Design cordic_dds, start of the top module:
module cordic_dds # (
   parameter DW = 16,                
   parameter PIPE_DEPTH = 14,        
   parameter limP = 16'h4dba         
)
( 
   sin_o, cos_o, err_o,
   clk, phase_i
);
   input             clk;
   input [DW-1:0]    phase_i;        
   output [DW:0]     sin_o, cos_o;   
   output [DW:0]     err_o;          
   reg [DW:0] cos_r, sin_o_r;
   reg [DW:0] x[PIPE_DEPTH:0];
   reg [DW:0] y[PIPE_DEPTH:0];
   reg [DW:0] z[PIPE_DEPTH:0];
   reg [1:0] quadrant [PIPE_DEPTH:0];
   wire [DW:0] atan_rom[PIPE_DEPTH:0];
   assign atan_rom[0] = 8189;
   assign atan_rom[1] = 4834;
   assign atan_rom[2] = 2554;
   assign atan_rom[3] = 1296;
   assign atan_rom[4] = 650;
   assign atan_rom[5] = 325;
   assign atan_rom[6] = 162;
   assign atan_rom[7] = 81;
   assign atan_rom[8] = 40;
   assign atan_rom[9] = 20;
   assign atan_rom[10] = 10;
   assign atan_rom[11] = 5;
   assign atan_rom[12] = 2;
   assign atan_rom[13] = 1;
   assign atan_rom[14] = 0;
   always @ (posedge clk) begin  
      x[0] <= {1'b0, limP};
      y[0] <= 0;
      z[0] <= {3'b0, phase_i[DW-1-2:0]};  
   end
   always @ (posedge clk) begin  
      x[1] <= x[0] - y[0];
      y[1] <= x[0] + y[0];
      z[1] <= z[0] - atan_rom[0];  
   end
   generate
      genvar k;
      for(k=1; k<PIPE_DEPTH; k=k+1) begin
         always @ (posedge clk) begin
            if (z[k][DW]) begin  
               x[k+1] <= x[k] + {{k{y[k][DW]}},y[k][DW:k]};  
               y[k+1] <= y[k] - {{k{x[k][DW]}},x[k][DW:k]};  
               z[k+1] <= z[k] + atan_rom[k];
            end else begin
               x[k+1] <= x[k] - {{k{y[k][DW]}},y[k][DW:k]};
               y[k+1] <= y[k] + {{k{x[k][DW]}},x[k][DW:k]};
               z[k+1] <= z[k] - atan_rom[k];
            end
         end
      end
   endgenerate
   always @ (posedge clk) begin
      quadrant[0] <= phase_i[DW-1:DW-2];
   end
   generate
      genvar j;
      for(j=0; j<PIPE_DEPTH; j=j+1) begin
         always @ (posedge clk) begin
            quadrant[j+1] <= quadrant[j];
         end
      end
   endgenerate
   always @ (posedge clk)
      case(quadrant[PIPE_DEPTH])
         2'b00: begin
            cos_r <= x[PIPE_DEPTH];  
            sin_o_r <= y[PIPE_DEPTH];  
         end
         2'b01: begin
  ...
clock: 5.0 ns
lec_check: 0
abc_area: 0
cap_margin: 25
cell_pad_in_sites_global_placement: 1
core_margin: 2
core_utilization: 39
cts_cluster_diameter: 217
hold_slack_margin: 0.16
slew_margin: 20
run.sh (not shown) runs the stock make flow with config.mk's settings and CLKGATE_MAP_FILE=.
Then changed:
ABC_AREA = 1   (was 0)
CAP_MARGIN = 10   (was 25)
CELL_PAD_IN_SITES_GLOBAL_PLACEMENT = unset   (was 1)
CORE_UTILIZATION = 72   (was 39)
CTS_CLUSTER_DIAMETER = 364   (was 217)
CTS_CLUSTER_SIZE = 37   (was unset)
HOLD_SLACK_MARGIN = unset   (was 0.16)
clock period = 2.26 ns   (was 5.0 ns; I/O delays follow)
With this change the flow did not get past global routing with GRT-0232.
Die area fell by 36%.
Synthesized cell count rose by 54%.
Area after synthesis rose by 17%.


cordic_dds again, from the RTL that the note above started with.
make LEC_CHECK=0 CAP_MARGIN=20 CELL_PAD_IN_SITES_DETAIL_PLACEMENT=0 CELL_PAD_IN_SITES_GLOBAL_PLACEMENT=3 CORE_ASPECT_RATIO=1.25 CORE_MARGIN=9 CORE_UTILIZATION=40 CTS_CLUSTER_SIZE=55 GPL_TIMING_DRIVEN=1 MIN_ROUTING_LAYER=met2 SLEW_MARGIN=20 TNS_END_PERCENT=5 finish   # period 4.98 ns
Edit:
ABC_AREA = 1   (was not set)
CAP_MARGIN = 5   (was 20)
CELL_PAD_IN_SITES_DETAIL_PLACEMENT = not set   (was 0)
CELL_PAD_IN_SITES_GLOBAL_PLACEMENT = not set   (was 3)
CORE_ASPECT_RATIO = not set   (was 1.25)
CORE_MARGIN = 2   (was 9)
CORE_UTILIZATION = 72   (was 40)
CTS_CLUSTER_DIAMETER = 226   (was not set)
CTS_CLUSTER_SIZE = 37   (was 55)
GPL_TIMING_DRIVEN = not set   (was 1)
MIN_ROUTING_LAYER = not set   (was met2)
TNS_END_PERCENT = not set   (was 5)
clock period = 2.26 ns   (was 4.98 ns; I/O delays follow)
=>
- The new run died in global routing (GRT-0232)
- die area fell by well over a third
- synthesized cell count rose by well over a third
- area after synthesis rose by about a fifth
Edit:
CAP_MARGIN = 20   (was 5)
CTS_CLUSTER_DIAMETER = not set   (was 226)
clock period = 2.74 ns   (was 2.26 ns; I/O delays follow)
Outcome:
- The changed run completed without violations
- synthesized cell count is unchanged
- area after synthesis does not change
- die area does not change
Edit:
ABC_AREA = not set   (was 1)
CTS_CLUSTER_SIZE = 34   (was 37)
clock period = 3.09 ns   (was 2.74 ns; I/O delays follow)
What happened: Now the flow finished but fails on negative setup slack; core utilization grows by 6.0 points; sequential share of layout area went up by 2.3 points; worst setup slack degrades by 230 ps; design area falls by a little under a tenth; wire length goes down by about a fifth; via count drops by a quarter to a third; area after synthesis shrinks by about a fifth.


== v6 ==
cordic_dds again, from the RTL that the note above started with.
Settings: LEC_CHECK=0, ABC_AREA=1, CAP_MARGIN=20, CELL_PAD_IN_SITES_GLOBAL_PLACEMENT=1, CORE_MARGIN=5, CORE_UTILIZATION=35, CTS_CLUSTER_SIZE=53, MAX_ROUTING_LAYER=met5, MIN_ROUTING_LAYER=met2, PLACE_DENSITY_LB_ADDON=0.12, SETUP_SLACK_MARGIN=-0.02, SLEW_MARGIN=40; clock period 3.28 ns.
Inputs modified between v6 and v7:
# v6
export LEC_CHECK = 0
export ABC_AREA = 1
export CAP_MARGIN = 20
export CELL_PAD_IN_SITES_GLOBAL_PLACEMENT = 1
export CORE_MARGIN = 5
export CORE_UTILIZATION = 35
export CTS_CLUSTER_SIZE = 53
export MAX_ROUTING_LAYER = met5
export MIN_ROUTING_LAYER = met2
export PLACE_DENSITY_LB_ADDON = 0.12
export SETUP_SLACK_MARGIN = -0.02
export SLEW_MARGIN = 40
create_clock -name core_clock -period 3.28 [get_ports {clk}]
# v7
export LEC_CHECK = 0
export CAP_MARGIN = 20
export CORE_MARGIN = 2
export CORE_UTILIZATION = 62
export SLEW_MARGIN = 20
create_clock -name core_clock -period 4.0 [get_ports {clk}]
Results
v7 vs v6 on met2 global-route usage: v7 is the higher one. Top metal layer carrying routed signals = met5: v6; top metal layer carrying routed signals = met4: v7. Taking v6 as the reference, in v7 post-synthesis instance area shrank by 0.0076 sq mm, largest clock skew in the final design held steady, design area shrank by about 16%. The count of placed standard cells in the final layout, fillers left out in v7 is 0.62 times that in v6. The global-route wire length before repair in v7 was lower than what v6 gave. v7 vs v6: detailed-router iteration count before antenna repair down. When v7 is measured against v6, its latest clock arrival within the worst-skew pair turns out 90 ps lower.


Starting RTL as in the previous note.
make LEC_CHECK=0 CAP_MARGIN=20 CORE_MARGIN=2 CORE_UTILIZATION=71 CTS_CLUSTER_DIAMETER=232 CTS_CLUSTER_SIZE=23 GPL_ROUTABILITY_DRIVEN=1 GPL_TIMING_DRIVEN=1 PLACE_DENSITY_LB_ADDON=0.26 SETUP_SLACK_MARGIN=0.45 SLEW_MARGIN=20 TNS_END_PERCENT=10 finish   # period 3.87 ns
The baseline went through all stages and came out clean.
Rerun with:
Settings changed: ABC_AREA from default to 1, CELL_PAD_IN_SITES_GLOBAL_PLACEMENT from default to 1, CORE_UTILIZATION 71 to 40, CTS_CLUSTER_DIAMETER 232 to default, CTS_CLUSTER_SIZE 23 to default, GPL_ROUTABILITY_DRIVEN 1 to default, GPL_TIMING_DRIVEN 1 to default, PLACE_DENSITY_LB_ADDON 0.26 to default, SETUP_SLACK_MARGIN 0.45 to default, TNS_END_PERCENT 10 to default.
Clock period 3.87 ns to 5.0 ns, I/O delays scaled along.
Result: Design area climbs by 22%; synthesized area went up by 17%; via count came out higher by 34%; critical path depth climbs by 1; die size increases by about 100%.
Rerun with:
Settings changed: ABC_AREA 1 to 0, CELL_PAD_IN_SITES_GLOBAL_PLACEMENT 1 to 3, CORE_MARGIN 2 to 8, CORE_UTILIZATION 40 to 39, CTS_CLUSTER_DIAMETER from default to 217, GPL_TIMING_DRIVEN from default to 0, MAX_ROUTING_LAYER from default to met4, SETUP_SLACK_MARGIN from default to 0.58, TNS_END_PERCENT from default to 75.
What happened:
- count of clock-buffer cells in the layout went up by 5
- design area falls by roughly a tenth
- maximum frequency came out lower by about a fifth
- synthesized cell count is lower by a quarter to a third
- final cell count is lower by a quarter to a third
- routed wire length came out lower by a quarter to a third
- global-route usage shrinks by 4.4 points
- setup slack loses 770 ps


run A:
Starting RTL as in the previous note.
Settings: LEC_CHECK=0, CAP_MARGIN=35, CELL_PAD_IN_SITES_GLOBAL_PLACEMENT=1, CORE_ASPECT_RATIO=1.11, CORE_MARGIN=5, CORE_UTILIZATION=40, MAX_ROUTING_LAYER=met4, MIN_ROUTING_LAYER=met2, SETUP_SLACK_MARGIN=0.53, SLEW_MARGIN=30; clock period 3.65 ns.
Inputs modified between run A and run B:
Settings: PLACE_DENSITY_LB_ADDON: unset -> 0.21; GPL_ROUTABILITY_DRIVEN: unset -> 0; HOLD_SLACK_MARGIN: unset -> 0.22.
[summary]
Complete run, failing final checks: run B, reason DRC.
The all-layer global routing usage reported for run B is smaller than that of run A by 0.94 points.
Taking run A as the reference, in run B layout-stage area growth over the synthesis result went down, met3 layer usage reported by global route fell 1.5 points, non-clock buffer count decreased about 15%, total iterations of the first detailed-routing run increased by 40 relative to the old numbers.
Run A → run B: hold slack stayed essentially flat; final critical-path required period rose by 0.095 ns; final-layout clock buffer total fell by 1.6%.
On cell count along the critical path, run B and run A are basically level.
Relative to run B, the following input files were edited for run C:
Settings: PLACE_DENSITY_LB_ADDON removed (was 0.21); HOLD_SLACK_MARGIN removed (was 0.22); MAX_ROUTING_LAYER removed (was met4); GPL_ROUTABILITY_DRIVEN removed (was 0); CELL_PAD_IN_SITES_GLOBAL_PLACEMENT removed (was 1); MIN_ROUTING_LAYER removed (was met2); SLEW_MARGIN changed from 30 to 20; CORE_MARGIN changed from 5 to 2; CAP_MARGIN changed from 35 to 20; SETUP_SLACK_MARGIN removed (was 0.53); CORE_ASPECT_RATIO removed (was 1.11); the clock period (ns, I/O delays scaled along) changed from 3.65 to 2.67.
Findings:
As for a clean layout from run B and run C, there is none. Complete run, failing final checks: run C, reason setup timing. Run C -> run B: global routing met2 resource utilization flat. In the metrics for run B and run C, the one carrying the lower sequential share of layout area is run C. In run C, the final period utilization came out 27 points above the value in run B.
Setup changes, run C to run D
Settings: SETUP_SLACK_MARGIN now 0.98, previously not set; CORE_UTILIZATION now 61, was 40; the clock period (ns, I/O delays scaled along) now 3.69, was 2.67.
Notes after the runs:
Compared with run C, in run D clock period minus worst slack went up; worst hold slack went up by 0.025 ns; non-clock buffer count in the final layout -601; post-detailed-route wirelength per cell increased 2.7 um.
Die: run D smaller than run C
Filler cell count in the final layout (higher): run C
In run D relative to run C, area occupied by multi-input gates had gone down slightly.
Re quantity of hold-fixing buffers added after cts: no difference whatsoever between run D and run C.
Number of gates on the worst path with buffers counted for run D: 2 up relative to run C
Run D finished every stage and its layout cleared the timing, design-rule and antenna checks.
Comparing run D against run C, there is no change at all in synthesized area.
The area growth from synthesis to layout in run D sits 13 points below the value recorded for run C.
Edits applied to the flow inputs when going from run D to run E:
Settings: a deleted SETUP_SLACK_MARGIN that had been 0.98; an added MIN_ROUTING_LAYER of met2; a change of CORE_MARGIN from 2 to 5; an added MAX_ROUTING_LAYER of met4; a change of CORE_UTILIZATION from 61 to 40; a change of the clock period (ns, I/O delays scaled along) from 3.69 to 5.0.
### Flow results
Looking at instance count on the critical path, run E sits below run D.
Global-route usage came out lower on run E than on run D.
Diff run D and run E: time the final worst path needs with I/O delays and setup higher in run E
Die width of run E exceeds that of run D by more than a quarter.
The maximum single-stage delay on the critical path reported for run E is greater than that of run D by 0.25 ns.
Critical path data required time ends up higher on run E.
Run E — maximum fanout encountered on the critical timing path 17 higher, run D as reference
What run F does differently from run E at the input level:
Settings: MAX_ROUTING_LAYER no longer set, was met4; CAP_MARGIN now 10, was 20; CORE_UTILIZATION now 71, was 40; MIN_ROUTING_LAYER no longer set, was met2; ABC_AREA now 1, previously not set; CORE_MARGIN now 2, was 5; CTS_CLUSTER_DIAMETER now 256, previously not set; the clock period (ns, I/O delays scaled along) now 2.69, was 5.0.
Results
Run F against run E: pin count of the biggest net entering global routing now smaller, clock skew went down, largest buffer count on any clock path ~0 delta, count of mapped cells out of synthesis +2619.
On total cells reported by yosys after synthesis: between run F and run E, it ends up higher for run F.
Final setup slack of the worst path ended up 1.05 ns lower on run F than on run E.
